## run A
Design apb_dut, start of the top module:
module apb_dut (
  input  wire        PSEL,
  input  wire        PENABLE,
  input  wire [31:0] PADDR,
  input  wire        PWRITE,
  input  wire [31:0] PWDATA,
  input  wire        PCLK,
  input  wire        PRESET,
  output reg  [31:0] PRDATA,
  output reg         PREADY,
  output reg         PSLVERR
);
  parameter IDLE   = 2'b00;
  parameter SETUP  = 2'b01;
  parameter ACCESS = 2'b10;
  reg [1:0] ps, ns;  
  reg [31:0] mem [31:0];  
  reg        mem_we;      
  always @(posedge PCLK) begin
    if (PRESET) begin
      ps <= IDLE;
    end else begin
      ps <= ns;
    end
  end
  always @(posedge PCLK) begin
    if (mem_we) begin
      mem[PADDR[4:0]] <= PWDATA;
    end
  end
  always @(*) begin
    ns      = ps;
    PREADY  = 1'b0;  
    PSLVERR = 1'b0;  
    mem_we  = 1'b0;
    PRDATA  = mem[PADDR[4:0]];
    case (ps)
      IDLE: begin
        if (PSEL == 1'b1 && PENABLE == 1'b0) begin
          ns = SETUP;
        end else begin
          ns = IDLE;
        end
      end
      SETUP: begin
        if (PSEL == 1'b1 && PENABLE == 1'b1) begin
          ns     = ACCESS;
          PREADY = 1'b1;  
          if (PADDR >= 32) begin  
            PSLVERR = 1'b1;
          end else begin
            if (PWRITE) begin
              mem_we = 1'b1;
            end
          end
        end else if (PSEL == 1'b1 && PENABLE == 1'b0) begin
          ns = SETUP;
        end else begin
          ns = IDLE;
        end
      end
      ACCESS: begin
        PREADY = 1'b1;  
        if (PADDR >= 32) begin
          PSLVERR = 1'b1;
        end
        if (PSEL == 1'b1 && PENABLE == 1'b0) begin
          ns = SETUP;
        end else if (PSEL == 1'b0 && PENABLE == 1'b0) begin
          ns = IDLE;
        end else begin
          ns = IDLE;
        end
      end
      default: ns = IDLE;
    endcase
  end
endmodule
Size: ~4,100 cells after synthesis, ~1,000 flip-flops, roughly 0.043 sq mm of cells after synthesis.
clock: 2.96 ns
lec_check: 0
abc_area: 1
cap_margin: 0
cell_pad_in_sites_detail_placement: 2
cell_pad_in_sites_global_placement: 3
core_aspect_ratio: 1.92
core_margin: 2
core_utilization: 58
cts_cluster_size: 48
gpl_routability_driven: 1
max_routing_layer: met5
min_routing_layer: met1
place_density_lb_addon: 0.05
setup_slack_margin: 0.22
slew_margin: 15
tns_end_percent: 5
run.sh (not shown) runs the stock make flow with config.mk's settings and CLKGATE_MAP_FILE=.
No final results exist for run A, since it was stopped by error FLW-0024 during 3_1_place_gp_skip_io.
What run B does differently from run A at the input level:
Settings: TNS_END_PERCENT no longer set, was 5; CTS_CLUSTER_SIZE no longer set, was 48; MAX_ROUTING_LAYER no longer set, was met5; CELL_PAD_IN_SITES_GLOBAL_PLACEMENT no longer set, was 3; PLACE_DENSITY_LB_ADDON no longer set, was 0.05; CELL_PAD_IN_SITES_DETAIL_PLACEMENT no longer set, was 2; SETUP_SLACK_MARGIN no longer set, was 0.22; ABC_AREA no longer set, was 1; CORE_ASPECT_RATIO no longer set, was 1.92; CAP_MARGIN now 20, was 0; CORE_UTILIZATION now 34, was 58; MIN_ROUTING_LAYER no longer set, was met1; GPL_ROUTABILITY_DRIVEN no longer set, was 1; SLEW_MARGIN now 20, was 15; the clock period (ns, I/O delays scaled along) now 4.19, was 2.96.
Re count of library flops with an enable pin: no difference whatsoever between run B and run A. In run B, the area fraction in compound gates after synthesis came out 4.1 points above the value in run A. Run B — synthesized cell count about 50% lower, run A as reference. Summary of run A and run B: one run falls short of a clean finish, namely run A. Of run B and run A, it is run B that has the higher core box area. Taking run A as the reference, in run B starting utilization of the core area moved down; number of nets at floorplan moved down.
Modified inputs, run C compared to run B
Settings: ABC_AREA: unset -> 0; SETUP_SLACK_MARGIN: unset -> 0.67; CTS_CLUSTER_SIZE: unset -> 47; CTS_CLUSTER_DIAMETER: unset -> 204; CORE_UTILIZATION: 34 -> 72; the clock period (ns, I/O delays scaled along): 4.19 -> 2.33.
The flow ran to completion for all of run B and run C but run C, which stopped partway.
Tool error ODB-0269 stopped run C during 5_1_grt; no final results.
Compare run B and run C | total instance count after detailed placement higher: run B
Going from run B to run C, the die area was shrunk.
Reported for run B and run C, count of clock tree sinks turned out identical to the last digit.
Compared to run B, run C has CTS H-tree depth 2 lower.
Run C -> run B: number of cells in Yosys stat delta 0, exact match
Reported for run B and run C, part of the Yosys area used for sequential elements turned out identical to the last digit.
Cmp run C vs run B: worst slack after detailed placement lower in run C
Initial cell density of the core is lower on run B
Post-placement cell area delta (run B -> run C): insignificant
[inputs] run D vs run C
Settings: CTS_CLUSTER_DIAMETER: 204 -> unset; ABC_AREA: 0 -> unset; CTS_CLUSTER_SIZE: 47 -> unset; SETUP_SLACK_MARGIN: 0.67 -> unset; CORE_UTILIZATION: 72 -> 60; the clock period (ns, I/O delays scaled along): 2.33 -> 2.25.
Findings:
Every stage of run D finished as expected; the final checks, on the other hand, flagged negative setup slack, which means the layout fails. Run D vs. run C: cell area after placement closely matched the old numbers, cell count after synthesis closely matched the old numbers, share of the core filled by cells before placement decreased by 12 points relative to the old numbers, total setup buffers inserted after CTS decreased by 15 relative to the old numbers. Run D vs. run C: H-tree depth now sits higher; area of the mapped netlist neither gained nor lost much; cell count after placement increased by 4.9% relative to the old numbers; final weighted congestion in routability-driven placement fell by 0.057; die size rose by about 20%. Comparing run C with run D, the post-synthesis async set-or-reset flop share came out essentially unchanged. Any difference in top-level I/O count between run D and run C is small enough to ignore.
